**flow/run.sh**
```bash
#!/bin/bash
# the make line also repeats each setting of config.mk as NAME=value (left out here)
make -C /OpenROAD-flow-scripts/flow DESIGN_CONFIG=/design/flow/config.mk WORK_HOME=/design/flow/orfs CLKGATE_MAP_FILE= finish
```
**flow/config.mk**
```make
export PLATFORM = sky130hd
export DESIGN_NAME = OQ1_Stopwatch
export DESIGN_NICKNAME = OQ1_Stopwatch
export VERILOG_FILES = /design/flow/design.v
export SDC_FILE = /design/flow/constraint.sdc
export NUM_CORES = 4
export LEC_CHECK = 0
export ABC_AREA = 1
export CAP_MARGIN = 20
export CORE_MARGIN = 2
export CORE_UTILIZATION = 72
export CTS_CLUSTER_DIAMETER = 389
export CTS_CLUSTER_SIZE = 94
export PLACE_DENSITY = 0.71
export SETUP_SLACK_MARGIN = 1.15
export SLEW_MARGIN = 20
```
**flow/constraint.sdc**
```tcl
create_clock -name core_clock -period 5.52 [get_ports {CLK}]
set_input_delay 1.1040 -clock core_clock [delete_from_list [all_inputs] [get_ports {CLK}]]
set_output_delay 1.1040 -clock core_clock [all_outputs]
set_load 0.01 [all_outputs]
```
**flow/design.v**
```verilog
module OQ1_Stopwatch(AN, Seg, Dot, CLK, Start, RESET);  
	output [3:0] AN;
	output [6:0] Seg;
	output Dot;
	input CLK, Start, RESET;
	parameter R = 2'b00;
    parameter W = 2'b01;
    parameter C = 2'b10;	
	reg  [11:0] divider_ds;
	reg  [5:0]  divider_ms;
	reg  [6:0]  Seg_Temp;
	reg  [3:0]  D3,D2,D1,D0,D_Temp,AN_Temp;
	reg  [1:0]  state,n_state;
	reg         dp;
	wire        RTC_ds,RTC_ms;
	always @(posedge CLK or posedge RESET) begin
	  if(RESET) divider_ms <= 0;
	  else if(divider_ms==32) divider_ms <= 0;
      else divider_ms <= divider_ms + 1;
    end
    assign RTC_ms = ((divider_ms == 32)?1'b1:1'b0);
	always @(posedge CLK or posedge RESET) begin
      if(RESET) divider_ds <= 0;
      else if(divider_ds==3276) divider_ds <= 0;
      else if(state==C) divider_ds <= divider_ds + 1;
    end
    assign RTC_ds = ((divider_ds == 3276)?1'b1:1'b0);
	always@(posedge CLK or posedge RESET) begin
      if(RESET) begin
        state <= R;
        D3 <= 0;
        D2 <= 0;
        D1 <= 0;
        D0 <= 0;
      end else begin
        state <= n_state;
        if(RTC_ds) begin
          if(D0 == 9) begin
            D0 <= 0;
            if(D1 == 9) begin
              D1 <= 0;
              if(D2 == 9) begin
                D2 <= 0;
                if(D3 == 9) begin
                  D3 <= 0;                  
                end else begin
                  D3 <= D3 + 1;
                end                    
              end else begin
                D2 <= D2 + 1;
              end      
            end else begin
              D1 <= D1 + 1;
            end
          end else begin
            D0 <= D0 + 1;
          end
        end      
      end
    end
    always@(*) begin
      case (state)
        R : if(RESET) n_state = R;
            else if(Start && !RESET) n_state = C;
            else n_state = W;
        W : if(RESET) n_state = R;
            else if(Start && !RESET) n_state = C;
            else n_state = W;
        C : if(RESET) n_state = R;
            else n_state = C;        
        default : n_state = R;
      endcase
    end
    always@(posedge CLK or posedge RESET) begin
      if(RESET) begin
        D_Temp  <= 4'b0000;
        AN_Temp <= 4'b1110;
        dp      <= 1'b0;
      end else if(RTC_ms) begin
      case(AN_Temp)
        4'b0111 : begin
                    D_Temp <= D0;
                    AN_Temp <= 4'b1110;
                    dp <= 1;
                  end
        4'b1110 : begin
                    D_Temp <= D1;
                    AN_Temp <= 4'b1101;
                    dp <= 0;
                  end
        4'b1101 : begin
                    D_Temp <= D2;
                    AN_Temp <= 4'b1011;
                    dp <= 1;
                  end
        4'b1011 : begin
                    D_Temp <= D3;
                    AN_Temp <= 4'b0111;
                    dp <= 1;
                  end
      endcase
      end
    end    
    always @(*) begin
        case(D_Temp)
          0 : Seg_Temp=7'b1000000; 
          1 : Seg_Temp=7'b1111001; 
          2 : Seg_Temp=7'b0100100; 
          3 : Seg_Temp=7'b0110000; 
          4 : Seg_Temp=7'b0011001; 
          5 : Seg_Temp=7'b0010010; 
          6 : Seg_Temp=7'b0000010; 
          7 : Seg_Temp=7'b1111000; 
          8 : Seg_Temp=7'b0000000; 
          9 : Seg_Temp=7'b0011000; 
          default : Seg_Temp=7'b0111111; 
      endcase
    end
    assign Seg = Seg_Temp;
    assign AN = AN_Temp;
    assign Dot = dp;
endmodule
```
==> results of run 1 <==
## routing by layer
metal / up-vias / GRT usage [%] / routed length (um)
met2: 51 / 56.8 / 3050
met4: 0 / 13.5 / 129
met5: - / 0 / 0
met3: 14 / 4.60 / 179
li1: 1209 / - / -
met1: 1124 / 34.3 / 2430
## final cells by class
class	count	area share, %
Multi-Input combinational cell	273	46.2
Sequential cell	44	35.8
Inverter	50	6.16
Timing Repair Buffer	15	4.78
Clock inverter	3	2.92
Clock buffer	5	2.23
Tap cell	48	1.94
## per-stage QoR
step	setup slack, ns	instances
2_1_floorplan	3.29	370
5_1_grt	2.23	438
4_1_cts	2.37	438
3_3_place_gp	2.86	430
3_5_place_dp	2.73	430
6_report	2.38	438
==> run summary, run 1 <==
flow finished, numbers: Synth logic family simple AND/OR/NAND/NOR gates, sequential cell power 0.369 mW, pin count of the biggest net entering global routing 45, outcome complete, no violations, Post-synth seq share 40.2%, Lkg Pwr 1.55 nW, CP most frequent cell inv_1, Crit-path slowest cell clkdlybuf4s50_1, fin util 84.3%, Fin Setup TNS 0 ns, worst skew pair latency a little over 0.3 ns, Vias per Instance 5.47, Setup crit start D_Temp[0]$_DFFE_PP0P_, Slew @ Worst Pin 0.555 ns, post-route ant nets 0, register area between 1000 and 1500 um2, clk sinks between 40 and 50, CTS Buf Count 5, number of fill cells in the layout 226, area leader, netlist dfrtp_1, asr flop ratio synth 100%, yosys warns 1, Die Area ~4300 um2, Reg2Reg Setup Slack 3.83 ns, Logic pwr share 10.0%, worst hold stages 1, first-pass GRT wire length 10.2 mm, Post-synth EDFFs 0, worst-case clock buffer depth 2, WHS Endpoint divider_ms[0]$_DFF_PP0_, Slew HR 63.0%, WP data required 4.42 ns, Floorplan Utilization roughly three quarters, ANT cells 0, Pre-Repair DR Iteration Count 5, top post-synthesis cells by count 110 x nand2_1, 41 x dfrtp_1, 41 x inv_1, power in the clock group between 0.3 and 0.4 mW, unrepaired setup endpoints after global routing no, worst setup path class register to output port, root buffer cell clkbuf_8, Finished Cell Area 3090 um2, post_cts resized 0, Max VDD drop approximately 0.26 mV, Die Span Y 65.8 um, CTS tree yes, Fin. Hold Viols 0, Log Warnings 34, Yosys Chip Area ~2700 um2, DR WL/cell 13.2 um, Sequential Power Share 46.7%, CP Buf/Inv Count 3, Setup Skew 0.0121 ns, cts hold-fix bufs 0, vias in the first global route 2424, combinational power about 0.079 mW, Clock Pin Slew Worst Setup and Hold Paths around 0.09 ns, post-layout min period 3.14 ns, Port Buffer Count 14, CP endpoint Seg[3], post-synthesis compound-gate area fraction 6.14%, XOR Share, Synth 3.19%, Crit path max-delay family buffers and inverters, NetSw 0.194 mW, fin crit share 56.9%, Synth top area share 37.3%, core footprint 3660 um2, worst-path cell chain inv_1, ha_1, nand2_1, inv_1, o21ai_0, clkdlybuf4s50_1, row count 22, Final Max Tran Viols 0, most frequent cell after synthesis nand2_1, R2R Path End D0[1]$_DFFE_PP0N_, Post-route DRC 0, area delta synth->final 12.3%, max cap viols 0, CP endpoint kind output port, Crit Path Max Fanout 5, Basic Gates by Area 38.5%, R2R Path Start divider_ds[0]$_DFFE_PP0P_, hold slack roughly 0.5 ns, Fmax ~0.32 GHz, Placement Cell Area 2930 um2, H-tree levels 2, top cells, area dfrtp_1 37%, nand2_1 15%, nand3_1 6.2%, Hold Crit Start divider_ms[0]$_DFF_PP0_, Nets at Floorplan 382, Worst EP arrival 2.04 ns, Tot GR Track Use 30.6%, FF-to-FF path depth 7, synthesized instance count 370, Post-Route WL 5.80 mm, pwr/cell area 256 nW/um2, Yosys Instances around 370, clock share of power 43.3%, Final Wtd Congestion 0.889, DP Wirelength approximately 4.0 mm, Nets 401, Tot Pwr approximately 0.79 mW, Synth Area per Inst 7.43 um2, number of DRC markers in iteration 0 ~180, final setup violation count 0, sw frac 24.6%, initial antenna violation count 0, Hold Crit Class register to register, Die W 65.8 um, Mux area share 0%, #FFs+latches synth 44, total global routing overflow 0, fa+ha+maj area frac under 10%, via count about 2400, top power group registers, Internal a little under 0.6 mW, Crit path depth 6, Syn Std Cell Area 2750 um2, io pins 15, highest cell delay on the worst timing path 0.57 ns, postcts setup bufs 0, Worst setup SP type register, library cells used by synthesis 32, main flop type dfrtp_1, Gate Area 1430 um2
==> run 2: changes to the inputs <==
Settings changed: CORE_ASPECT_RATIO set to 0.87, CTS_CLUSTER_DIAMETER 389 to not set, CTS_CLUSTER_SIZE 94 to 21, GPL_TIMING_DRIVEN set to 1, MAX_ROUTING_LAYER set to met5, MIN_ROUTING_LAYER set to met1, PLACE_DENSITY 0.71 to 0.65, SETUP_SLACK_MARGIN 1.15 to -0.13, TNS_END_PERCENT set to 20.
Clock period 5.52 ns to 1.98 ns, I/O delays scaled along.
==> run 2 against run 1 <==
Compared with the run above:
- now fails the layout checks on setup timing
- clock skew down 0.0043 ns
- power rose by 130%
- critical path type unchanged
- sequential share of layout area is 0.34 points higher
- cell area down 0.93%
- cell count stayed put
- clock-buffer cell count grew 2
- synthesized cell count is the same
- register-to-register slack got worse by 3.5 ns
- via count rose by 0.50%
- first-iteration DRC count rose by 12%
- wire length up 0.40%
==> run summary, run 2 <==
flow finished, numbers: CP endpoint kind output port, Mux area share 0%, worst setup path class register to output port, worst-path cell chain inv_1, buf_4, ha_1, o21ai_0, o21ai_0, dlygate4sd2_1, area leader, netlist dfrtp_1, ANT cells 0, Syn Std Cell Area 2750 um2, WHS Endpoint divider_ms[0]$_DFF_PP0_, Nets around 410, sw frac ~29%, Fin. Hold Viols 0, Slew @ Worst Pin 0.460 ns, post-synthesis compound-gate area fraction 6.14%, io pins 15, yosys warns 1, pin count of the biggest net entering global routing 45, sequential cell power ~1.0 mW, first-pass GRT wire length approximately 9.7 mm, Worst EP arrival 1.61 ns, post-layout min period 2.01 ns, area delta synth->final 11.3%, Clock Pin Slew Worst Setup and Hold Paths 0.08 ns, clk sinks 44, Sequential Power Share 55.6%, max cap viols 0, Post-route DRC 0, CTS Buf Count 5, synthesized instance count approximately 370, highest cell delay on the worst timing path 0.37 ns, clock share of power ~32%, Setup Skew between 0.007 and 0.008 ns, fin crit share 101%, core footprint between 3000 and 4000 um2, Fmax between 0.4 and 0.5 GHz, asr flop ratio synth 100%, Yosys Instances 370, Placement Cell Area 2960 um2, main flop type dfrtp_1, Lkg Pwr between 1.5 and 2 nW, root buffer cell clkbuf_8, Crit Path Max Fanout 3, row count 20, Failing Checks setup timing, Logic pwr share 12.0%, Internal ~1.3 mW, most frequent cell after synthesis nand2_1, Finished Cell Area ~3100 um2, vias in the first global route 2242, NetSw 0.530 mW, Reg2Reg Setup Slack 0.31 ns, XOR Share, Synth roughly 3.2%, combinational power 0.222 mW, top post-synthesis cells by count 110 x nand2_1, 41 x dfrtp_1, 41 x inv_1, initial antenna violation count 0, Final Max Tran Viols 0, CP most frequent cell o21ai_0, top cells, area dfrtp_1 37%, nand2_1 15%, nand3_1 6.2%, CP endpoint Seg[0], Crit-path slowest cell dfrtp_1, Post-synth seq share 40.2%, Synth logic family simple AND/OR/NAND/NOR gates, Post-synth EDFFs 0, CP Buf/Inv Count 3, Crit path max-delay family buffers and inverters, via count 2410, Worst setup SP type register, Log Warnings 34, power in the clock group around 0.60 mW, top power group registers, post-route ant nets 0, Slew HR between 60% and 70%, fa+ha+maj area frac 4.10%, fin util 85.5%, Hold Crit Start divider_ms[0]$_DFF_PP0_, DR WL/cell 13.3 um, Vias per Instance between 5 and 6, Die W 70.2 um, R2R Path Start divider_ds[0]$_DFFE_PP0P_, FF-to-FF path depth 7, Die Area 4330 um2, number of DRC markers in iteration 0 198, pwr/cell area 604 nW/um2, Port Buffer Count 14, total global routing overflow 0, H-tree levels 2, outcome failed layout checks, Crit path depth 6, Synth Area per Inst 7.43 um2, Hold Crit Class register to register, Pre-Repair DR Iteration Count 4, Final Wtd Congestion 0.839, Tot GR Track Use 28.8%, Nets at Floorplan 382, library cells used by synthesis 32, final worst-path setup slack -0.0258 ns, #FFs+latches synth roughly 44, DP Wirelength 4.22 mm, worst-case clock buffer depth 2, Synth top area share a little under two fifths, Yosys Chip Area roughly 2700 um2, Floorplan Utilization 76.8%, Setup crit start D_Temp[1]$_DFFE_PP0P_, Post-Route WL 5.82 mm, Die Span Y 61.6 um, final setup violation count 3, CTS tree yes, Basic Gates by Area between 30% and 40%, worst skew pair latency 0.30 ns, worst hold stages 1, R2R Path End D0[1]$_DFFE_PP0N_, Max VDD drop 0.685 mV, WP data required 1.58 ns
==> run 2: area by class of cell <==
class / count / area, um2
clock buffer: 7 / 86.3
tap: 44 / 55.1
clock inverter: 1 / 7.51
sequential: 44 / 1100
fill: 228 / 519
inverter: 50 / 190
multi-input combinational: 273 / 1430
timing repair buffer: 19 / 189
==> run 2: repair_timing <==
item,CTS,global route
hold buffers,0,0
setup buffers,0,1
resized,6,3
setup endpoints to repair,5,3
hold endpoints to repair,0,0
==> run 2: per-stage QoR <==
stage                     power [mW]  instances  hold slack, ns  setup TNS [ns]  setup WS (ns)
final                           1.85        438           0.491         -0.0391        -0.0258
after global routing            1.92        438           0.506          -0.543         -0.165
after CTS                       1.85        437           0.491          -0.289         -0.117
after detailed placement        1.26        429           0.479               0         0.0483
after global placement          1.24        429           0.467               0         0.0993
after floorplan                 1.20        370           0.455               0          0.456
==> run 2: metal layers <==
layer  routed length, um  part of all wire [%]  track usage, %
met1                2540                    44            36.1
met2                2940                    50            51.6
met3                 256                   4.4            4.58
met4                  87                   1.5            11.0
met5                   0                     0               0
==> run 3: changes to the inputs <==
Settings changed: ABC_AREA 1 to 0, CORE_ASPECT_RATIO 0.87 to 1.57, CORE_UTILIZATION 72 to 70, CTS_CLUSTER_DIAMETER set to 383, HOLD_SLACK_MARGIN set to 0.29, MAX_ROUTING_LAYER met5 to met4, PLACE_DENSITY 0.65 to not set, PLACE_DENSITY_LB_ADDON set to 0.11, SETUP_SLACK_MARGIN -0.13 to 0.64, TNS_END_PERCENT 20 to 80.
Clock period 1.98 ns to 2.21 ns, I/O delays scaled along.
==> run 3 against run 2 <==
Compared with the run above:
- area after synthesis decreased by 5.6%
- synthesized cell count decreased by 28%
- the run now fails in 5_1_grt
- die size decreased by 2.5%
==> run summary, run 3 <==
run metrics: most frequent cell after synthesis dfrtp_1, outcome stopped before the end, CTS Buf Count 5, Port Buffer Count 14, Syn Std Cell Area roughly 2600 um2, #FFs+latches synth 44, Synth Area per Inst roughly 9.8 um2, clk sinks around 44, Final Wtd Congestion 0.875, first error [ERROR DPL-0033] detailed placement checks failed during check placement., DP Wirelength between 3 and 4 mm, main flop type dfrtp_1, top post-synthesis cells by count 41 x dfrtp_1, 29 x nor2_1, 17 x nand2_1, worst-case clock buffer depth 2, asr flop ratio synth 100%, Placement Cell Area 2780 um2, area leader, netlist dfrtp_1, Floorplan Utilization about 74%, Die Span Y 80.3 um, post-synthesis compound-gate area fraction 12.3%, library cells used by synthesis around 52, Yosys Instances 266, Synth top area share between 30% and 40%, Nets at Floorplan 278, Mux area share 4.24%, XOR Share, Synth roughly 7.4%, top cells, area dfrtp_1 40%, xnor2_1 5.1%, ha_1 4.3%, H-tree levels 2, Die Area 4220 um2, Post-synth EDFFs 0, Exit stage 5_1_grt, cts hold-fix bufs 0, Basic Gates by Area 24.2%, core footprint 3510 um2, root buffer cell clkbuf_8, Die W between 50 and 60 um, row count 27, fa+ha+maj area frac under 10%, Synth logic family simple AND/OR/NAND/NOR gates, yosys warns 1, io pins 15, Post-synth seq share 42.6%, synthesized instance count 266, Yosys Chip Area approximately 2600 um2
## run 3: per-stage QoR
step                power [mW]  std cells  setup slack [ns]  util (%)
floorplan                 1.05        266             0.599         -
global placement          1.09        315             0.239      79.1
detailed placement        1.10        315             0.210      79.1
CTS                       1.72        346             0.330      89.8
## run 3: what timing repair did
action / 4_1_cts
endpoints found under the hold margin: 0
buffers inserted: 22
gates cloned: 1
pin swaps: 8
resized: 63
endpoints found under the setup margin: 33
==> run 4: changes to the inputs <==
Settings changed: ABC_AREA 0 to 1, CTS_CLUSTER_DIAMETER 383 to not set, GPL_TIMING_DRIVEN 1 to 0, HOLD_SLACK_MARGIN 0.29 to not set, SETUP_SLACK_MARGIN 0.64 to not set.
Clock period 2.21 ns to 2.45 ns, I/O delays scaled along.
==> run 4 against run 3 <==
Compared with the run above:
- now clean on timing, DRC and antenna
- die size up 5.6%
- synthesized cell count up 39%
- area after synthesis up 5.9%
==> run summary, run 4 <==
flow finished, numbers: Worst setup SP type register, Crit path max-delay family buffers and inverters, unrepaired setup endpoints after global routing no, max cap viols 0, WHS Endpoint divider_ms[0]$_DFF_PP0_, post-synthesis compound-gate area fraction 6.14%, met1 Use GR 28.2%, synthesized instance count ~370, Placement Cell Area 2970 um2, Vias per Instance 5.45, worst skew pair latency 0.30 ns, Setup Skew roughly 0.0081 ns, DR WL/cell 13.0 um, post-route ant nets 0, Mux area share 0%, Floorplan Utilization 72.7%, sequential cell power 0.818 mW, CTS tree yes, outcome complete, no violations, via count 2399, combinational power ~0.2 mW, CP endpoint kind output port, Final Wtd Congestion roughly 0.8, XOR Share, Synth 3.19%, fa+ha+maj area frac 4.10%, Clock Pin Slew Worst Setup and Hold Paths 0.08 ns, worst setup path class register to output port, Port Buffer Count 14, Basic Gates by Area 38.5%, Slew HR 67.6%, library cells used by synthesis 32, fin crit share between 90% and 100%, Syn Std Cell Area approximately 2700 um2, post-layout min period 2.30 ns, Internal 1.07 mW, Nets roughly 410, Finished Cell Area 3090 um2, vias in the first global route 2279, Hold Crit Class register to register, worst-path cell chain buf_4, ha_1, o21ai_1, o21ai_0, clkdlybuf4s50_1, pin count of the biggest net entering global routing 25, Die Span Y 82.5 um, R2R Path End D3[2]$_DFFE_PP0P_, area leader, netlist dfrtp_1, top post-synthesis cells by count 110 x nand2_1, 41 x dfrtp_1, 41 x inv_1, Hold Crit Start divider_ms[0]$_DFF_PP0_, Pre-Repair DR Iteration Count 4, Crit-path slowest cell clkdlybuf4s50_1, Yosys Chip Area between 2000 and 3000 um2, number of DRC markers in iteration 0 85, Fin Setup TNS 0 ns, Yosys Instances 370, Tot GR Track Use 29.4%, Crit Path Max Fanout 4, CP Buf/Inv Count 2, Synth top area share a little under two fifths, highest cell delay on the worst timing path approximately 0.49 ns, CP endpoint Seg[0], Post-synth EDFFs 0, root buffer cell clkbuf_8, Sequential Power Share 54.5%, Max VDD drop 0.555 mV, total global routing overflow 0, asr flop ratio synth approximately 100%, io pins 15, Synth Area per Inst around 7.4 um2, Post-route DRC 0, Slew @ Worst Pin approximately 0.49 ns, Reg2Reg Setup Slack 0.82 ns, power in the clock group 0.482 mW, R2R Path Start divider_ds[0]$_DFFE_PP0P_, yosys warns 1, Logic pwr share 13.4%, WP data required 1.96 ns, NetSw 0.432 mW, row count 28, clk sinks 44, sw frac between 20% and 30%, cts hold-fix bufs 0, #FFs+latches synth between 40 and 50, Worst EP arrival 1.81 ns, top cells, area dfrtp_1 37%, nand2_1 15%, nand3_1 6.2%, Nets at Floorplan around 380, Final Max Tran Viols 0, Fin. Hold Viols 0, grt met2 use between 50% and 60%, worst-case clock buffer depth 2, Lkg Pwr 1.59 nW, most frequent cell after synthesis nand2_1, Crit path depth 5, FF-to-FF path depth 9, GRT busiest layer met2, initial antenna violation count 0, Post-Route WL approximately 5.7 mm, Log Warnings 32, DP Wirelength 4.27 mm, Synth logic family simple AND/OR/NAND/NOR gates, worst hold stages 1, H-tree levels 2, Die W 54.0 um, first-pass GRT wire length 9.40 mm, CTS Buf Count 5, top power group registers, core footprint 3780 um2, Setup crit start D_Temp[0]$_DFFE_PP0P_, Die Area 4460 um2, main flop type dfrtp_1, Fmax 0.434 GHz, clock share of power 32.1%, Post-synth seq share 40.2%, pwr/cell area approximately 490 nW/um2, area delta synth->final 12.2%, met3 Usage GRT under 10%, final setup violation count 0, ANT cells 0
==> run 4: metrics by stage <==
stage          hold WS, ns  total power, mW  std cells  setup slack (ns)  utilization [%]
3_3_place_gp         0.476             1.01        429            0.0702             77.8
3_5_place_dp         0.477             1.03        430             0.308             78.6
4_1_cts              0.487             1.50        440            0.0810             81.4
6_report             0.484             1.50        440             0.146             81.5
5_1_grt              0.509             1.56        440            0.0443             81.5
2_1_floorplan        0.455            0.973        370             0.832                -
==> run 4: cell type report <==
cell class / count / area (um2)
Inverter: 50 / 190
Sequential cell: 44 / 1100
Fill cell: 266 / 698
Tap cell: 45 / 56.3
Clock buffer: 6 / 82.6
Timing Repair Buffer: 17 / 188
Multi-Input combinational cell: 273 / 1430
Buffer: 3 / 27.5
Clock inverter: 2 / 10.0
==> run 4: metal layers <==
layer	routed length (um)	vias up
met2	3290	38
li1	-	1216
met3	132	10
met1	2200	1135
met4	80	0
met5	0	-
==> run 4: repair_timing <==
item / 4_1_cts / 5_1_grt
gates resized: 0 / 4
pin swaps: 0 / 0
setup buffers: 2 / 0
endpoints found under the setup margin: 1 / 4
==> run 5: changes to the inputs <==
Settings changed: CORE_ASPECT_RATIO 1.57 to not set, CORE_UTILIZATION 70 to 72, CTS_CLUSTER_DIAMETER set to 109, CTS_CLUSTER_SIZE 21 to 10, MAX_ROUTING_LAYER met4 to not set, MIN_ROUTING_LAYER met1 to not set, PLACE_DENSITY_LB_ADDON 0.11 to 0.0, SETUP_SLACK_MARGIN set to 0.66, TNS_END_PERCENT 80 to not set.
Clock period 2.45 ns to 2.21 ns, I/O delays scaled along.
==> run 5 against run 4 <==
Compared with the run above:
- die size down 2.9%
- power up 21%
- utilization up 14 points
- cell area up 13%
- register-to-register slack worse by 0.46 ns
- sequential cell count unchanged
- wire length up 100%
- clock-buffer cell count unchanged
- critical endpoint is now Seg[4]
==> run summary, run 5 <==
flow finished, numbers: Die W between 60 and 70 um, Log Warnings 35, top power group registers, power in the clock group 0.585 mW, Sequential Power Share between 50% and 60%, Slew HR 63.5%, Mux area share 0%, Worst setup SP type register, core footprint 3660 um2, Final Max Tran Viols 0, Post-Place Cells approximately 430, CTS tree yes, combinational power approximately 0.3 mW, unrepaired setup endpoints after global routing yes, Nets 430, area leader, netlist dfrtp_1, Synth top area share a little under two fifths, Slew @ Worst Pin 0.547 ns, Nets at Floorplan 382, final setup violation count 0, root buffer cell clkbuf_8, post-synthesis compound-gate area fraction under 10%, Yosys Chip Area 2750 um2, R2R Path Start D1[1]$_DFFE_PP0P_, #FFs+latches synth 44, CP endpoint kind output port, Final Wtd Congestion roughly 0.86, number of DRC markers in iteration 0 929, Die Span Y 65.8 um, Reg2Reg Setup Slack approximately 0.36 ns, library cells used by synthesis 32, vias in the first global route 2573, final worst-path setup slack 0.164 ns, Die Area 4330 um2, Fin. Hold Viols 0, Fin Setup TNS 0 ns, Setup Skew between 0.02 and 0.03 ns, Crit Path Max Fanout 3, Lkg Pwr 1.76 nW, Crit path max-delay family flip-flops, most frequent cell after synthesis nand2_1, CP endpoint Seg[4], CTS Buf Count 5, Hold Crit Class primary input to async pin, wire length on met1 3.58 mm, outcome complete, no violations, Fmax 0.489 GHz, worst-path cell chain buf_6, ha_4, nand2_2, o21ai_2, o21ai_1, buf_2, sequential cell power 0.922 mW, Port Buffer Count 14, WP data required 1.77 ns, CP Buf/Inv Count 2, NetSw about 0.6 mW, met2 WL ~5.0 mm, first-pass GRT wire length 11.8 mm, asr flop ratio synth approximately 100%, R2R Path End D2[1]$_DFFE_PP0P_, Vias per Instance ~7.2, clk sinks 44, XOR Share, Synth 3.19%, Internal 1.22 mW, via count 3360, post-layout min period 2.05 ns, Logic pwr share 16.7%, worst skew pair latency 0.33 ns, fin util between 90% and 100%, DR WL/cell 24.9 um, main flop type dfrtp_1, row count 22, Synth logic family simple AND/OR/NAND/NOR gates, pin count of the biggest net entering global routing 24, Syn Std Cell Area 2750 um2, met3 wire len approximately 1.6 mm, top post-synthesis cells by count 110 x nand2_1, 41 x dfrtp_1, 41 x inv_1, ANT cells 0, Clock Pin Slew Worst Setup and Hold Paths 0.11 ns, top sig layer met4, Pre-Repair DR Iteration Count 22, number of fill cells in the layout ~110, Post-synth seq share 40.2%, Synth Area per Inst 7.43 um2, post-route ant nets 0, Crit-path slowest cell dfrtp_1, Worst EP arrival roughly 1.6 ns, Post-synth EDFFs 0, Yosys Instances between 300 and 400, Basic Gates by Area 38.5%, Tot GR Track Use a little over a third, Place WS 0.138 ns, clock share of power 32.3%, top cells, area dfrtp_1 37%, nand2_1 15%, nand3_1 6.2%, max cap viols 0, initial antenna violation count 0, Setup crit start D_Temp[1]$_DFFE_PP0P_, Crit path depth 6, pwr/cell area 520 nW/um2, yosys warns 1, synthesized instance count 370, highest cell delay on the worst timing path 0.48 ns, total global routing overflow 0, DP Wirelength 4.45 mm, Non-Filler Instances 467, fin crit share 92.6%, fa+ha+maj area frac 4.10%, io pins 15, H-tree levels 2, area delta synth->final 26.6%, Max VDD drop 0.639 mV, FF-to-FF path depth 7, worst-case clock buffer depth 2, worst setup path class register to output port, Floorplan Utilization 75.1%, Post-Route WL 11.6 mm, Post-route DRC 0, sw frac 32.8%
## run 5: stage by stage
step,instance area (um2),power (mW),hold slack (ns)
floorplan,2750,1.08,0.455
global placement,2950,1.12,0.466
detailed placement,2980,1.14,0.478
CTS,3210,1.65,0.488
global route,3480,1.86,0.519
finish,3480,1.81,0.498
## run 5: area by class of cell
| class | instances | area (um2) | share of cell area [%] |
|---|---|---|---|
| Buffer | 3 | 33.8 | 0.971 |
| Sequential cell | 44 | 1110 | 31.8 |
| Tap cell | 48 | 60.1 | 1.73 |
| Inverter | 50 | 198 | 5.68 |
| Multi-Input combinational cell | 273 | 1640 | 47.0 |
| Clock inverter | 2 | 10.0 | 0.288 |
| Clock buffer | 6 | 82.6 | 2.37 |
| Timing Repair Buffer | 41 | 353 | 10.1 |
## run 5: repair_timing
item	CTS	global route
pin swaps	9	18
endpoints found under the setup margin	18	31
gates cloned	0	1
setup buffers	13	12
gates resized	63	47
hold buffers	0	0
## run 5: routing by layer
layer / vias to the layer above / track usage, %
li1: 1261 / -
met1: 1522 / 39.8
met2: 382 / 62.8
met3: 195 / 10.7
met4: 0 / 20.6
met5: - / 0
==> run 6: changes to the inputs <==
Settings changed: ABC_AREA 1 to not set, CORE_ASPECT_RATIO set to 1.57, CORE_UTILIZATION 72 to 71, CTS_CLUSTER_DIAMETER 109 to 395, CTS_CLUSTER_SIZE 10 to 12, MAX_ROUTING_LAYER set to met4, MIN_ROUTING_LAYER set to met1, PLACE_DENSITY_LB_ADDON 0.0 to 0.03, SETUP_SLACK_MARGIN 0.66 to not set, TNS_END_PERCENT set to 20.
Clock period 2.21 ns to 4.95 ns, I/O delays scaled along.
==> run 6 against run 5 <==
Compared with the run above:
- non-clock buffer count shrank 18
- synthesized cell count shrank 28%
- critical path depth is the same
- sequential power shrank 55%
- die size shrank 3.7%
- power shrank 60%
- combinational power shrank 77%
- wire length shrank 55%
- clock skew shrank 0.020 ns
==> run summary, run 6 <==
flow finished, numbers: outcome complete, no violations, CP endpoint Seg[4], DP Wirelength 3.81 mm, Clock Pin Slew Worst Setup and Hold Paths 0.08 ns, Post-Route WL 5.21 mm, asr flop ratio synth 100%, Setup crit start D_Temp[1]$_DFFE_PP0P_, Die Span Y 79.8 um, Crit-path slowest cell clkdlybuf4s50_1, Mux area share approximately 4.2%, WP data required 3.96 ns, R2R Path Start divider_ms[0]$_DFF_PP0_, Logic pwr share 9.6%, Nets at Floorplan 278, Placement Cell Area 2810 um2, vias in the first global route 1940, CTS Buf Count 5, Tot GR Track Use between 20% and 30%, Syn Std Cell Area around 2600 um2, Hold Crit Start divider_ms[0]$_DFF_PP0_, sw frac 26.4%, post-layout min period between 2 and 3 ns, Worst setup SP type register, pin count of the biggest net entering global routing 27, Post-synth seq share approximately 43%, Worst EP arrival 1.97 ns, CP endpoint kind output port, total global routing overflow 0, core footprint 3510 um2, Hold Crit Class register to register, Setup Skew 0.00602 ns, Final Wtd Congestion 0.870, Synth top area share around two fifths, post_cts resized 0, worst skew pair latency ~0.30 ns, Fin. Hold Viols 0, ANT cells 0, area leader, netlist dfrtp_1, Post-route DRC 0, sequential cell power 0.415 mW, worst setup path class register to output port, Yosys Instances 266, Slew HR a little under three quarters, Finished Cell Area 2900 um2, Yosys Chip Area 2590 um2, final setup violation count 0, unrepaired setup endpoints after global routing no, root buffer cell clkbuf_8, fa+ha+maj area frac 4.34%, worst-case clock buffer depth 2, clock share of power 32.4%, DR WL/cell approximately 16 um, power in the clock group between 0.2 and 0.25 mW, worst hold stages 1, Floorplan Utilization 73.9%, Sequential Power Share 58.0%, Synth Area per Inst 9.76 um2, main flop type dfrtp_1, clk sinks 44, area delta synth->final 11.8%, Die W 52.3 um, Final Max Tran Viols 0, Lkg Pwr between 1 and 1.5 nW, Crit Path Max Fanout 7, first-pass GRT wire length 8.51 mm, highest cell delay on the worst timing path 0.55 ns, Synth logic family simple AND/OR/NAND/NOR gates, Max VDD drop ~0.25 mV, XOR Share, Synth 7.43%, Reg2Reg Setup Slack roughly 3 ns, post-route ant nets 0, Crit path max-delay family buffers and inverters, initial antenna violation count 0, library cells used by synthesis 52, top power group registers, WHS Endpoint divider_ms[0]$_DFF_PP0_, most frequent cell after synthesis dfrtp_1, fin crit share 59.7%, top cells, area dfrtp_1 40%, xnor2_1 5.1%, ha_1 4.3%, io pins 15, FF-to-FF path depth 6, R2R Path End D_Temp[1]$_DFFE_PP0P_, synthesized instance count around 270, post-synthesis compound-gate area fraction between 10% and 20%, yosys warns 1, Vias per Instance 6.01, via count 1994, top post-synthesis cells by count 41 x dfrtp_1, 29 x nor2_1, 17 x nand2_1, NetSw approximately 0.19 mW, Internal between 0.5 and 0.6 mW, Fmax 0.338 GHz, Crit path depth 6, Port Buffer Count 14, Nets 300, Slew @ Worst Pin approximately 0.43 ns, CP Buf/Inv Count 2, Post-synth EDFFs 0, #FFs+latches synth around 44, CTS tree yes, H-tree levels 2, Die Area 4170 um2, row count 27, combinational power 0.0686 mW, pwr/cell area 246 nW/um2, worst-path cell chain inv_1, ha_1, nand2_1, o21ai_0, o21ai_0, clkdlybuf4s50_1, number of DRC markers in iteration 0 55, Fin Setup TNS 0 ns, Pre-Repair DR Iteration Count 4, max cap viols 0, cts hold-fix bufs 0, postcts setup bufs 0, CP most frequent cell o21ai_0, Basic Gates by Area 24.2%, Log Warnings 32
## run 6: layout make-up
| class | instances | area [um2] |
|---|---|---|
| Clock buffer | 6 | 82.6 |
| Timing Repair Buffer | 15 | 160 |
| Multi-Input combinational cell | 196 | 1360 |
| Buffer | 11 | 71.3 |
| Clock inverter | 2 | 10.0 |
| Tap cell | 43 | 53.8 |
| Sequential cell | 44 | 1100 |
| Fill cell | 228 | 612 |
| Inverter | 15 | 56.3 |
## run 6: layer usage
layer  wire length, um  track usage [%]  part of all wire, %  vias up
met1              2060             29.4                   40      968
met3               138             5.06                  2.6       15
met2              2860             51.1                   55       31
met4               155             11.8                  3.0        0
li1                  -                -                    -      980
met5                 0                -                    0        -
## run 6: stage by stage
step	setup WS [ns]	total power, mW	utilization [%]	cells	hold WS [ns]
after floorplan	2.86	0.467	-	266	0.448
after global placement	2.06	0.482	79.4	323	0.474
after detailed placement	2.33	0.488	80.0	324	0.496
after CTS	2.00	0.717	82.6	332	0.507
after global routing	1.88	0.743	82.6	332	0.537
final	1.99	0.715	82.6	332	0.511
==> run 7: changes to the inputs <==
Settings changed: CELL_PAD_IN_SITES_GLOBAL_PLACEMENT set to 3, CORE_ASPECT_RATIO 1.57 to not set, CORE_UTILIZATION 71 to 50, CTS_CLUSTER_DIAMETER 395 to 60, CTS_CLUSTER_SIZE 12 to not set, GPL_TIMING_DRIVEN 0 to not set, MIN_ROUTING_LAYER met1 to not set, PLACE_DENSITY_LB_ADDON 0.03 to 0.06, SETUP_SLACK_MARGIN set to 1.52, TNS_END_PERCENT 20 to 10.
Clock period 4.95 ns to 6.52 ns, I/O delays scaled along.
==> run 7 against run 6 <==
Compared with the run above:
- the flow now stops in 3_1_place_gp_skip_io
- die size grew 39%
- area after synthesis is the same
- synthesized cell count is the same
==> run summary, run 7 <==
run metrics: Exit stage 3_1_place_gp_skip_io, most frequent cell after synthesis dfrtp_1, Synth Area per Inst 9.76 um2, Yosys Chip Area roughly 2600 um2, Die W 76.0 um, synthesized instance count 266, top cells, area dfrtp_1 40%, xnor2_1 5.1%, ha_1 4.3%, library cells used by synthesis about 52, yosys warns 1, fa+ha+maj area frac 4.34%, Synth logic family simple AND/OR/NAND/NOR gates, row count 26, Post-synth EDFFs 0, Post-synth seq share a little over two fifths, area leader, netlist dfrtp_1, XOR Share, Synth 7.43%, Syn Std Cell Area 2590 um2, Synth top area share slightly below 40%, top post-synthesis cells by count 41 x dfrtp_1, 29 x nor2_1, 17 x nand2_1, Basic Gates by Area 24.2%, core footprint a little over 5000 um2, Nets at Floorplan around 280, first error [ERROR FLW-0024] Place density exceeds 1.0 (current PLACE_DENSITY_LB_ADDON =  0.06). Please check if the value of  PLACE_DENSITY_LB_ADDON is between 0 and 0.99., Die Span Y between 70 and 80 um, outcome stopped before the end, Mux area share 4.24%, Yosys Instances 266, post-synthesis compound-gate area fraction ~12%, #FFs+latches synth about 44, asr flop ratio synth 100%, Die Area between 5000 and 6000 um2, Floorplan Utilization 51.5%, main flop type dfrtp_1
==> run 8: changes to the inputs <==
Settings changed: CELL_PAD_IN_SITES_GLOBAL_PLACEMENT 3 to not set, CORE_UTILIZATION 50 to 69, CTS_CLUSTER_DIAMETER 60 to not set, CTS_CLUSTER_SIZE set to 44, MAX_ROUTING_LAYER met4 to not set, PLACE_DENSITY_LB_ADDON 0.06 to 0.29, SETUP_SLACK_MARGIN 1.52 to not set, SLEW_MARGIN 20 to 35, TNS_END_PERCENT 10 to not set.
Clock period 6.52 ns to 2.21 ns, I/O delays scaled along.
==> run 8 against run 7 <==
Compared with the run above:
- now clean on timing, DRC and antenna
- synthesized cell count stayed put
- area after synthesis unchanged
- die size shrank 26%
==> run summary, run 8 <==
flow finished, numbers: worst-case clock buffer depth 2, pin count of the biggest net entering global routing 45, CTS Buf Count 5, fin crit share 93.4%, yosys warns 1, Port Buffer Count 14, Worst setup SP type register, power in the clock group about 0.52 mW, vias in the first global route between 1500 and 2000, final setup violation count 0, Crit path depth 5, root buffer cell clkbuf_8, Post-Route WL 4.60 mm, via count ~1900, row count 22, Fmax 0.484 GHz, library cells used by synthesis between 50 and 60, number of fill cells in the layout 249, total global routing overflow 0, WP data required around 1.8 ns, clock share of power 32.3%, DP Wirelength 3.27 mm, Die Area 4270 um2, Floorplan Utilization 71.4%, Place WS slightly below 0.2 ns, Final Wtd Congestion 0.756, initial antenna violation count 0, Internal 1.18 mW, top post-synthesis cells by count 41 x dfrtp_1, 29 x nor2_1, 17 x nand2_1, NetSw roughly 0.41 mW, Sequential Power Share around three fifths, CTS tree yes, Post-synth seq share a little over two fifths, Nets a little under 300, highest cell delay on the worst timing path about 0.40 ns, Synth Area per Inst 9.76 um2, worst setup path class register to output port, R2R Path Start divider_ds[0]$_DFFE_PP0P_, Max VDD drop between 0.6 and 0.7 mV, WHS Endpoint divider_ms[0]$_DFF_PP0_, XOR Share, Synth 7.43%, synthesized instance count 266, H-tree levels 2, io pins 15, combinational power 0.151 mW, Setup Skew 0.00296 ns, worst hold stages 1, Post-route DRC 0, Die Span Y 65.3 um, max cap viols 0, Lkg Pwr 1.31 nW, area leader, netlist dfrtp_1, CP endpoint kind output port, Synth logic family simple AND/OR/NAND/NOR gates, Clock Pin Slew Worst Setup and Hold Paths about 0.08 ns, Syn Std Cell Area 2590 um2, Yosys Chip Area 2590 um2, core footprint 3630 um2, DR WL/cell roughly 14 um, Hold Crit Class register to register, Crit Path Max Fanout 3, Basic Gates by Area between 20 and 25%, first-pass GRT wire length 8.11 mm, Synth top area share approximately 40%, Worst EP arrival about 1.6 ns, top power group registers, worst-path cell chain buf_4, ha_1, o21a_1, o22a_1, dlygate4sd2_1, post-route ant nets 0, pwr/cell area between 500 and 600 nW/um2, Pre-Repair DR Iteration Count 4, post-layout min period slightly above 2 ns, sw frac about 26%, Fin Setup TNS 0 ns, Hold Crit Start divider_ms[0]$_DFF_PP0_, R2R Path End D2[0]$_DFFE_PP0P_, outcome complete, no violations, clk sinks about 44, Nets at Floorplan 278, Fin. Hold Viols 0, Logic pwr share 9.5%, post-synthesis compound-gate area fraction 12.3%, most frequent cell after synthesis dfrtp_1, CP Buf/Inv Count 2, Post-synth EDFFs 0, Slew @ Worst Pin between 0.4 and 0.5 ns, Crit-path slowest cell dfrtp_1, Yosys Instances between 200 and 300, Tot GR Track Use around a quarter, fa+ha+maj area frac 4.34%, Crit path max-delay family buffers and inverters, Mux area share between 4 and 5%, Slew HR 69.2%, final worst-path setup slack 0.146 ns, Final Max Tran Viols 0, Reg2Reg Setup Slack 0.25 ns, number of DRC markers in iteration 0 53, Log Warnings 32, sequential cell power 0.930 mW, Die W 65.3 um, CP endpoint Seg[3], #FFs+latches synth about 44, ANT cells 0, area delta synth->final 10.8%, Setup crit start D_Temp[0]$_DFFE_PP0P_, worst skew pair latency 0.29 ns, top cells, area dfrtp_1 40%, xnor2_1 5.1%, ha_1 4.3%, asr flop ratio synth roughly 100%, fin util between 70 and 80%, FF-to-FF path depth 7, main flop type dfrtp_1, Vias per Instance a little under 6, unrepaired setup endpoints after global routing no
-- run 8: layer usage --
| metal | vias up | GRT usage, % | part of all wire (%) |
|---|---|---|---|
| met5 | - | 0 | 0 |
| met4 | 0 | 10.7 | 1.3 |
| met3 | 8 | 3.94 | 2.3 |
| met2 | 24 | 41.8 | 51 |
| met1 | 938 | 30.6 | 46 |
| li1 | 962 | - | - |
-- run 8: final cells by class --
| cell class | instances | area (um2) | area share [%] |
|---|---|---|---|
| Clock buffer | 7 | 86.3 | 3.00 |
| Clock inverter | 1 | 7.51 | 0.261 |
| Inverter | 15 | 56.3 | 1.96 |
| Multi-Input combinational cell | 196 | 1360 | 47.4 |
| Sequential cell | 44 | 1110 | 38.5 |
| Tap cell | 48 | 60.1 | 2.09 |
| Timing Repair Buffer | 19 | 196 | 6.83 |
-- run 8: through the flow --
| step | power (mW) | cell area (um2) | instances | hold WS (ns) |
|---|---|---|---|---|
| after global routing | 1.67 | 2880 | 330 | 0.523 |
| final | 1.60 | 2880 | 330 | 0.498 |
| after detailed placement | 1.10 | 2760 | 320 | 0.481 |
| after floorplan | 1.05 | 2590 | 266 | 0.448 |
| after global placement | 1.08 | 2760 | 320 | 0.472 |
| after CTS | 1.61 | 2860 | 330 | 0.495 |
-- run 8: repair_timing --
action                                  4_1_cts  5_1_grt
endpoints found under the setup margin        5        4
pin swaps                                     0        0
hold endpoints to repair                      0        0
resized                                       3        5
hold buffers                                  0        0
cloned                                        0        0
setup buffers                                 2        0
==> run 9: changes to the inputs <==
Settings changed: ABC_AREA set to 1, CORE_UTILIZATION 69 to 71, CTS_CLUSTER_SIZE 44 to not set, PLACE_DENSITY_LB_ADDON 0.29 to not set, SLEW_MARGIN 35 to 20, TNS_END_PERCENT set to 5.
Clock period 2.21 ns to 2.58 ns, I/O delays scaled along.
==> run 9 against run 8 <==
Compared with the run above:
- power decreased by 13%
- global-route usage increased by 3.5 points
- cell count increased by 33%
- largest cell class unchanged
- worst setup slack improved by 0.042 ns
==> run summary, run 9 <==
flow finished, numbers: top cells, area dfrtp_1 37%, nand2_1 15%, nand3_1 6.2%, main flop type dfrtp_1, combinational power 0.168 mW, root buffer cell clkbuf_8, R2R Path Start divider_ds[0]$_DFFE_PP0P_, WHS Endpoint dp$_DFFE_PP0P_, met3 Usage GRT 5.28%, Yosys Chip Area about 2700 um2, asr flop ratio synth 100%, initial antenna violation count 0, Synth top area share 37.3%, Die Area 4390 um2, Worst setup SP type register, CP endpoint Seg[4], worst-path cell chain inv_1, ha_1, nand2_1, o21ai_0, o21ai_0, clkdlybuf4s50_1, Crit path depth 6, pwr/cell area around 460 nW/um2, Final Wtd Congestion between 0.8 and 0.9, number of fill cells in the layout 251, unrepaired setup endpoints after global routing no, Post-Route WL ~5.5 mm, top post-synthesis cells by count 110 x nand2_1, 41 x dfrtp_1, 41 x inv_1, sw frac 27.5%, sequential cell power 0.786 mW, CTS tree yes, register area 1110 um2, Die Span Y 66.2 um, final setup violation count 0, worst setup path class register to output port, total global routing overflow 0, FF-to-FF path depth 7, H-tree levels 2, Floorplan Utilization between 70% and 80%, Nets around 400, Clock Pin Slew Worst Setup and Hold Paths around 0.08 ns, fin util 82.3%, io pins 15, Final Max Tran Viols 0, Setup Skew 0.00835 ns, vias in the first global route roughly 2400, highest cell delay on the worst timing path 0.55 ns, library cells used by synthesis 32, worst hold stages 2, Pre-Repair DR Iteration Count 4, CP endpoint kind output port, Port Buffer Count 14, Yosys Instances 370, DP Wirelength 4.14 mm, post-synthesis compound-gate area fraction 6.14%, worst skew pair latency 0.29 ns, Gate Area 1430 um2, grt met2 use 51.5%, postcts setup bufs 0, clk sinks about 44, Max VDD drop 0.434 mV, row count 22, Crit-path slowest cell clkdlybuf4s50_1, Die W 66.2 um, Post-route DRC 0, CTS Buf Count 5, cts hold-fix bufs 0, XOR Share, Synth 3.19%, Internal 1.01 mW, Syn Std Cell Area 2750 um2, Tot GR Track Use approximately 28%, area leader, netlist dfrtp_1, core footprint 3690 um2, CP most frequent cell o21ai_0, Fmax between 0.4 and 0.5 GHz, Lkg Pwr 1.54 nW, Sequential Power Share 56.4%, hold slack 0.482 ns, Post-synth seq share about two fifths, post-route ant nets 0, Setup crit start D_Temp[0]$_DFFE_PP0P_, fa+ha+maj area frac 4.10%, Slew HR 41.8%, outcome complete, no violations, Fin. Hold Viols 0, CP Buf/Inv Count 2, GRT busiest layer met2, top power group registers, Reg2Reg Setup Slack slightly below 0.9 ns, R2R Path End D0[1]$_DFFE_PP0N_, Synth Area per Inst 7.43 um2, Crit path max-delay family buffers and inverters, Basic Gates by Area between 30% and 40%, pin count of the biggest net entering global routing 24, Logic pwr share 12.1%, Slew @ Worst Pin 0.867 ns, NetSw 0.384 mW, WP data required 2.06 ns, synthesized instance count 370, via count 2427, clock share of power 31.5%, Hold Crit Start dp$_DFFE_PP0P_, met1 Use GR 33.0%, Mux area share 0%, Vias per Instance between 5 and 6, Hold Crit Class register to register, yosys warns 1, first-pass GRT wire length 9.60 mm, worst-case clock buffer depth 2, #FFs+latches synth 44, Log Warnings 34, Crit Path Max Fanout 5, max cap viols 0, power in the clock group 0.439 mW, ANT cells 0, Synth logic family simple AND/OR/NAND/NOR gates, fin crit share around 93%, DR WL/cell 12.6 um, most frequent cell after synthesis nand2_1, Worst EP arrival approximately 1.9 ns, Nets at Floorplan 382, post-layout min period 2.39 ns, area delta synth->final 10.4%, Post-synth EDFFs 0, Tot Pwr 1.39 mW, Fin Setup TNS 0 ns, number of DRC markers in iteration 0 165
[run 9: stage by stage]
step,instance area [um2],instances,setup slack [ns]
6_report,3040,438,0.188
5_1_grt,3040,438,0.136
4_1_cts,3030,438,0.0816
3_5_place_dp,2940,430,0.414
3_3_place_gp,2940,430,0.501
2_1_floorplan,2750,370,0.936
[run 9: layout make-up]
class / count / share of cell area (%)
clock buffers: 8 / 2.97
inverters: 50 / 6.27
multi-input cells: 273 / 47.0
flip-flops and latches: 44 / 36.4
well taps: 48 / 1.98
repair buffers: 15 / 5.36
[run 9: what timing repair did]
action                     CTS  global route
hold endpoints to repair     0             0
gates resized                0             2
setup endpoints to repair    0             1
[run 9: metal layers]
metal / vias to the layer above / routed length (um)
met1: 1143 / 2410
met5: - / 0
li1: 1212 / -
met2: 65 / 2900
met3: 7 / 185
met4: 0 / 47
==> run 10: changes to the inputs <==
Settings changed: ABC_AREA 1 to not set, CORE_UTILIZATION 71 to 64, CTS_CLUSTER_DIAMETER set to 359, CTS_CLUSTER_SIZE set to 97, SLEW_MARGIN 20 to 30, TNS_END_PERCENT 5 to 20.
Clock period 2.58 ns to 10.0 ns, I/O delays scaled along.
==> run 10 against run 9 <==
Compared with the run above:
- largest power group unchanged
- synthesized cell count fell by 28%
- critical path depth is the same
- via count is 21% lower
- critical endpoint unchanged
- first-iteration DRC count down 27%
- sequential cell count unchanged
==> run summary, run 10 <==
flow finished, numbers: worst setup path class register to output port, main flop type dfrtp_1, Tot GR Track Use 23.7%, WHS Endpoint divider_ds[8]$_DFFE_PP0P_, unrepaired setup endpoints after global routing no, register area 1100 um2, worst-case clock buffer depth 2, Fin. Hold Viols 0, CTS Buf Count 5, core footprint 3940 um2, ANT cells 0, Post-synth EDFFs 0, Final Wtd Congestion 0.756, Hold Crit Start divider_ds[8]$_DFFE_PP0P_, final setup violation count 0, fin crit share 39.3%, post-layout min period slightly below 4 ns, CP endpoint Seg[4], Gate Area ~1400 um2, Worst EP arrival 1.93 ns, max cap viols 0, initial antenna violation count 0, Pre-Repair DR Iteration Count 4, Reg2Reg Setup Slack 7.70 ns, Setup crit start D_Temp[1]$_DFFE_PP0P_, Post-synth seq share between 40% and 50%, Vias per Instance 5.81, Nets ~290, top cells, area dfrtp_1 40%, xnor2_1 5.1%, ha_1 4.3%, Sequential Power Share between 50% and 60%, row count 23, Post-route DRC 0, post-route ant nets 0, CTS tree yes, Worst setup SP type register, Setup Skew roughly 0.009 ns, Logic pwr share 8.9%, Synth Area per Inst 9.76 um2, Floorplan Utilization 65.8%, Die W 67.7 um, top power group registers, number of DRC markers in iteration 0 between 100 and 150, Port Buffer Count 14, R2R Path End D3[1]$_DFFE_PP0P_, Slew HR ~43%, Nets at Floorplan 278, WP data required 8.00 ns, Mux area share 4.24%, Yosys Chip Area roughly 2600 um2, Fmax 0.255 GHz, io pins 15, sw frac 26.0%, most frequent cell after synthesis dfrtp_1, Synth logic family simple AND/OR/NAND/NOR gates, pin count of the biggest net entering global routing 45, FF-to-FF path depth 6, first-pass GRT wire length 7.93 mm, sequential cell power around 0.2 mW, Internal 0.261 mW, Synth top area share 39.5%, via count 1906, CP endpoint kind output port, Slew @ Worst Pin approximately 0.85 ns, outcome complete, no violations, Log Warnings 34, #FFs+latches synth 44, Yosys Instances 266, Lkg Pwr 1.22 nW, number of fill cells in the layout 316, Clock Pin Slew Worst Setup and Hold Paths 0.08 ns, Non-Filler Instances 328, cts hold-fix bufs 0, pwr/cell area 125 nW/um2, DP Wirelength approximately 3.3 mm, area leader, netlist dfrtp_1, worst skew pair latency 0.30 ns, Hold Crit Class register to register, combinational power 0.0312 mW, postcts setup bufs 0, post-synthesis compound-gate area fraction 12.3%, CP most frequent cell o21ai_0, vias in the first global route 1699, Syn Std Cell Area between 2000 and 3000 um2, Final Max Tran Viols 0, Crit Path Max Fanout 7, Basic Gates by Area between 20 and 25%, XOR Share, Synth under 10%, Die Area between 4000 and 5000 um2, CP Buf/Inv Count 2, worst-path cell chain inv_1, ha_1, nand2_1, o21ai_0, o21ai_0, clkdlybuf4s50_1, R2R Path Start divider_ds[0]$_DFFE_PP0P_, root buffer cell clkbuf_8, NetSw 0.0917 mW, clock share of power 32.7%, clk sinks 44, highest cell delay on the worst timing path 0.55 ns, Fin Setup TNS 0 ns, asr flop ratio synth 100%, yosys warns 1, library cells used by synthesis between 50 and 60, Post-Route WL about 4.7 mm, fin util 71.7%, H-tree levels 2, Die Span Y 67.7 um, post_cts resized 0, fa+ha+maj area frac 4.34%, top post-synthesis cells by count 41 x dfrtp_1, 29 x nor2_1, 17 x nand2_1, power in the clock group 0.115 mW, Post-Place Cells 320, DR WL/cell 14.2 um, total global routing overflow 0, area delta synth->final 8.97%, Crit-path slowest cell clkdlybuf4s50_1, Crit path depth 6, synthesized instance count 266, worst hold stages 1, Crit path max-delay family buffers and inverters, Max VDD drop ~0.09 mV
run 10: routing by layer:
metal / routed length (um) / part of all wire (%) / GRT usage (%) / vias up
li1: - / - / - / 963
met1: 2390 / 51 / 32.6 / 899
met2: 2030 / 44 / 35.7 / 33
met3: 141 / 3.0 / 5.50 / 11
met4: 93 / 2.0 / 10.2 / 0
met5: 0 / 0 / 0 / -
run 10: layout make-up:
type,instances,share of cell area [%]
flip-flops and latches,44,39.1
clock buffers,7,3.05
inverters,15,1.99
well taps,50,2.21
multi-input cells,196,48.2
repair buffers,15,5.22
clock inverters,1,0.265
run 10: per-stage QoR:
stage	hold WS, ns	setup WS (ns)	cell area [um2]	power (mW)
floorplan	0.448	6.90	2590	0.231
global placement	0.475	6.44	2730	0.239
detailed placement	0.479	6.39	2730	0.241
CTS	0.492	6.06	2830	0.357
global route	0.525	5.91	2830	0.373
finish	0.487	6.07	2830	0.353
==> run 11: changes to the inputs <==
Settings changed: ABC_AREA set to 1, CORE_MARGIN 2 to 4, CORE_UTILIZATION 64 to 68, CTS_CLUSTER_DIAMETER 359 to not set, CTS_CLUSTER_SIZE 97 to 57, GPL_TIMING_DRIVEN set to 0, HOLD_SLACK_MARGIN set to 0.11, PLACE_DENSITY_LB_ADDON set to 0.26, SETUP_SLACK_MARGIN set to 0.12, SLEW_MARGIN 30 to 20, TNS_END_PERCENT 20 to not set.
Clock period 10.0 ns to 5.51 ns, I/O delays scaled along.
==> run 11 against run 10 <==
Compared with the run above:
- still clean on timing, DRC and antenna
- clock skew increased by 0.0063 ns
- sequential share of layout area fell by 2.9 points
- cell area rose by 8.1%
==> run summary, run 11 <==
flow finished, numbers: pwr/cell area 212 nW/um2, Mux area share 0%, initial antenna violation count 0, DP Wirelength 4.13 mm, number of fill cells in the layout 258, io pins 15, Floorplan Utilization 72.9%, Clock Pin Slew Worst Setup and Hold Paths 0.08 ns, Yosys Instances 370, asr flop ratio synth ~100%, Syn Std Cell Area 2750 um2, root buffer cell clkbuf_8, Reg2Reg Setup Slack between 3 and 4 ns, CTS tree yes, DR WL/cell between 10 and 15 um, Slew HR 68.4%, Log Warnings 32, #FFs+latches synth 44, postcts setup bufs 0, Slew @ Worst Pin about 0.47 ns, main flop type dfrtp_1, Die Area approximately 5100 um2, worst skew pair latency 0.30 ns, Nets at Floorplan 382, Fin Setup TNS 0 ns, Internal 0.464 mW, WP data required 4.41 ns, FF-to-FF path depth 9, clk sinks 44, sw frac between 20% and 30%, area leader, netlist dfrtp_1, CP endpoint Seg[3], CP most frequent cell inv_1, Hold Crit Start divider_ms[0]$_DFF_PP0_, clock share of power 30.3%, Tot GR Track Use 23.2%, NetSw around 0.18 mW, Crit Path Max Fanout 6, ANT cells 0, Basic Gates by Area around two fifths, cts hold-fix bufs 0, Worst EP arrival 1.97 ns, register area 1100 um2, vias in the first global route about 2300, XOR Share, Synth under 10%, worst hold stages 1, Post-Route WL 5.34 mm, fa+ha+maj area frac under 10%, Setup crit start D_Temp[1]$_DFFE_PP0P_, pin count of the biggest net entering global routing 25, post-layout min period 3.07 ns, fin crit share 55.7%, library cells used by synthesis 32, Final Wtd Congestion 0.889, worst-path cell chain inv_1, ha_1, nand2_1, inv_1, o21ai_0, clkdlybuf4s50_1, top post-synthesis cells by count 110 x nand2_1, 41 x dfrtp_1, 41 x inv_1, total global routing overflow 0, Logic pwr share 13.2%, Sequential Power Share 56.5%, Nets 404, Yosys Chip Area 2750 um2, Gate Area about 1400 um2, sequential cell power 0.366 mW, max cap viols 0, post-synthesis compound-gate area fraction 6.14%, Worst setup SP type register, area delta synth->final 11.2%, unrepaired setup endpoints after global routing no, CTS Buf Count 5, row count 22, Post-synth seq share 40.2%, hold slack 0.485 ns, Synth top area share 37.3%, Die Span Y 71.6 um, Pre-Repair DR Iteration Count 5, first-pass GRT wire length 9.71 mm, R2R Path Start divider_ds[1]$_DFFE_PP0P_, Lkg Pwr 1.54 nW, CP Buf/Inv Count 3, Fin. Hold Viols 0, worst setup path class register to output port, CP endpoint kind output port, Fmax 0.326 GHz, highest cell delay on the worst timing path 0.55 ns, post_cts resized 0, Post-synth EDFFs 0, Crit-path slowest cell clkdlybuf4s50_1, most frequent cell after synthesis nand2_1, Crit path depth 6, yosys warns 1, Port Buffer Count 14, Synth Area per Inst 7.43 um2, Die W 71.6 um, Max VDD drop 0.231 mV, H-tree levels 2, via count 2391, post-route ant nets 0, synthesized instance count 370, combinational power 0.0854 mW, Setup Skew about 0.015 ns, R2R Path End D3[2]$_DFFE_PP0P_, Vias per Instance 5.42, Final Max Tran Viols 0, top cells, area dfrtp_1 37%, nand2_1 15%, nand3_1 6.2%, final setup violation count 0, core footprint 3770 um2, Hold Crit Class register to register, power in the clock group 0.196 mW, Post-route DRC 0, Crit path max-delay family buffers and inverters, top power group registers, WHS Endpoint divider_ms[0]$_DFF_PP0_, worst-case clock buffer depth 2, outcome complete, no violations, Synth logic family simple AND/OR/NAND/NOR gates, number of DRC markers in iteration 0 158
==> run 11: layout make-up <==
| cell class | count | share of cell area (%) |
|---|---|---|
| plain buffers | 3 | 0.900 |
| clock buffers | 7 | 2.50 |
| clock inverters | 1 | 0.164 |
| inverters | 50 | 6.22 |
| multi-input cells | 273 | 46.6 |
| flip-flops and latches | 44 | 36.1 |
| well taps | 48 | 1.96 |
| repair buffers | 15 | 5.48 |
==> run 11: per-layer routing <==
metal  up-vias  routed length [um]  track usage (%)
li1       1215                   -                -
met5         -                   0                0
met1      1092                2320             28.8
met4         0                  87             7.31
met2        72                2670             40.7
met3        12                 260             4.35
==> run 11: per-stage QoR <==
stage / cell area (um2) / total power [mW] / setup WS, ns / util (%) / std cells
floorplan: 2750 / 0.433 / 3.28 / - / 370
global placement: 2950 / 0.449 / 2.52 / 78.2 / 432
detailed placement: 2980 / 0.457 / 2.76 / 78.9 / 433
CTS: 3060 / 0.649 / 2.43 / 81.1 / 441
global route: 3060 / 0.683 / 2.31 / 81.1 / 441
finish: 3060 / 0.647 / 2.44 / 81.1 / 441
==> run 12: changes to the inputs <==
Settings changed: ABC_AREA 1 to 0, CELL_PAD_IN_SITES_GLOBAL_PLACEMENT set to 2, CORE_ASPECT_RATIO set to 1.07, CORE_MARGIN 4 to 2, CORE_UTILIZATION 68 to 15, CTS_CLUSTER_DIAMETER set to 284, CTS_CLUSTER_SIZE 57 to not set, GPL_ROUTABILITY_DRIVEN set to 1, GPL_TIMING_DRIVEN 0 to 1, HOLD_SLACK_MARGIN 0.11 to not set, MAX_ROUTING_LAYER set to met5, MIN_ROUTING_LAYER set to met2, PLACE_DENSITY_LB_ADDON 0.26 to 0.03, SETUP_SLACK_MARGIN 0.12 to 2.94, TNS_END_PERCENT set to 10.
Clock period 5.51 ns to 10.0 ns, I/O delays scaled along.
==> run 12 against run 11 <==
Compared with the run above:
- first-iteration DRC count grew 27%
- worst setup slack gained 3.6 ns
- power is 32% lower
- critical endpoint is now Seg[4]
- sequential cell count unchanged
- largest power group unchanged
- sequential power is 43% lower
- area after synthesis fell by 5.6%
- sequential share of layout area down 0.87 points
- wire length is 37% higher
- non-clock buffer count is 2 lower
==> run summary, run 12 <==
flow finished, numbers: Nets at Floorplan 278, max cap viols 0, clk sinks approximately 44, Die Span Y ~140 um, Reg2Reg Setup Slack approximately 8.0 ns, Fmax 0.251 GHz, Post-synth EDFFs 0, NetSw 0.115 mW, sw frac 26.3%, Hold Crit Class register to register, main flop type dfrtp_1, Synth logic family simple AND/OR/NAND/NOR gates, io pins 15, Nets roughly 290, Tot GR Track Use 12.4%, Non-Filler Instances 508, asr flop ratio synth 100%, number of DRC markers in iteration 0 around 200, CP Buf/Inv Count 2, Slew HR 56.6%, worst-path cell chain inv_1, ha_1, nand2_1, o21ai_0, o21ai_0, clkdlybuf4s50_1, Setup crit start D_Temp[1]$_DFFE_PP0P_, Worst setup SP type register, post-synthesis compound-gate area fraction 12.3%, Post-Place Cells approximately 500, synthesized instance count 266, top cells, area dfrtp_1 40%, xnor2_1 5.1%, ha_1 4.3%, Lkg Pwr 1.26 nW, yosys warns 1, post_cts resized 0, top power group registers, CP endpoint kind output port, FF-to-FF path depth 4, Placement Cell Area 2970 um2, worst setup path class register to output port, sequential cell power about 0.21 mW, hold slack 0.504 ns, first-pass GRT wire length 11.6 mm, post-route ant nets 0, top post-synthesis cells by count 41 x dfrtp_1, 29 x nor2_1, 17 x nand2_1, Pre-Repair DR Iteration Count 4, fin crit share 39.9%, Post-route DRC 0, Yosys Instances 266, post-layout min period about 4 ns, Syn Std Cell Area 2590 um2, R2R Path End D_Temp[2]$_DFFE_PP0P_, Max VDD drop about 0.072 mV, vias in the first global route 3105, WP data required ~8.0 ns, Post-synth seq share 42.6%, Hold Crit Start divider_ms[0]$_DFF_PP0_, Clock Pin Slew Worst Setup and Hold Paths 0.07 ns, core footprint ~17000 um2, worst-case clock buffer depth 2, Setup Skew 0.00378 ns, Finished Cell Area around 3100 um2, DR WL/cell 14.4 um, worst hold stages 1, pwr/cell area 140 nW/um2, highest cell delay on the worst timing path 0.57 ns, CP most frequent cell o21ai_0, final setup violation count 0, CTS tree yes, Tot Pwr about 0.44 mW, Final Wtd Congestion 0.596, pin count of the biggest net entering global routing 45, Worst EP arrival 1.99 ns, WHS Endpoint divider_ms[0]$_DFF_PP0_, Synth Area per Inst around 9.8 um2, Log Warnings 32, Basic Gates by Area between 20% and 30%, Slew @ Worst Pin 0.651 ns, DP Wirelength 4.97 mm, Floorplan Utilization between 10% and 20%, most frequent cell after synthesis dfrtp_1, cts hold-fix bufs 0, worst skew pair latency 0.29 ns, final worst-path setup slack 6.01 ns, row count between 40 and 50, root buffer cell clkbuf_16, Mux area share 4.24%, unrepaired setup endpoints after global routing no, CTS Buf Count 5, CP endpoint Seg[4], Internal 0.323 mW, combinational power 0.0331 mW, fin util ~19%, Fin. Hold Viols 0, area delta synth->final 20.7%, Sequential Power Share a little under half, R2R Path Start AN_Temp[1]$_DFFE_PP1P_, Die Area 18400 um2, Fin Setup TNS 0 ns, initial antenna violation count 0, area leader, netlist dfrtp_1, Place WS 6.29 ns, Crit path depth 6, via count about 2700, Synth top area share 39.5%, library cells used by synthesis 52, XOR Share, Synth approximately 7.4%, total global routing overflow 0, postcts setup bufs 0, Crit Path Max Fanout 7, Crit path max-delay family buffers and inverters, fa+ha+maj area frac 4.34%, clock share of power 45.1%, Post-Route WL 7.30 mm, #FFs+latches synth 44, Die W 131 um, Final Max Tran Viols 0, power in the clock group around 0.2 mW, Yosys Chip Area 2590 um2, Port Buffer Count 14, outcome complete, no violations, H-tree levels 2, Logic pwr share 7.6%, ANT cells 0, Crit-path slowest cell clkdlybuf4s50_1, Vias per Instance 5.26
run 12: metal layers:
| metal | wire length [um] | track usage [%] | part of all wire (%) |
|---|---|---|---|
| met1 | 0 | - | 0 |
| met2 | 4360 | 16.2 | 60 |
| met3 | 2710 | 14.9 | 37 |
| met4 | 231 | 3.09 | 3.2 |
| met5 | 0 | 0 | 0 |
run 12: cell type report:
class	count	area (um2)
fillers	1899	13700
multi-input cells	196	1360
flip-flops and latches	44	1100
well taps	229	287
repair buffers	16	155
clock buffers	5	125
inverters	15	56.3
clock inverters	3	42.5
Power and IR drop assume default switching activity.
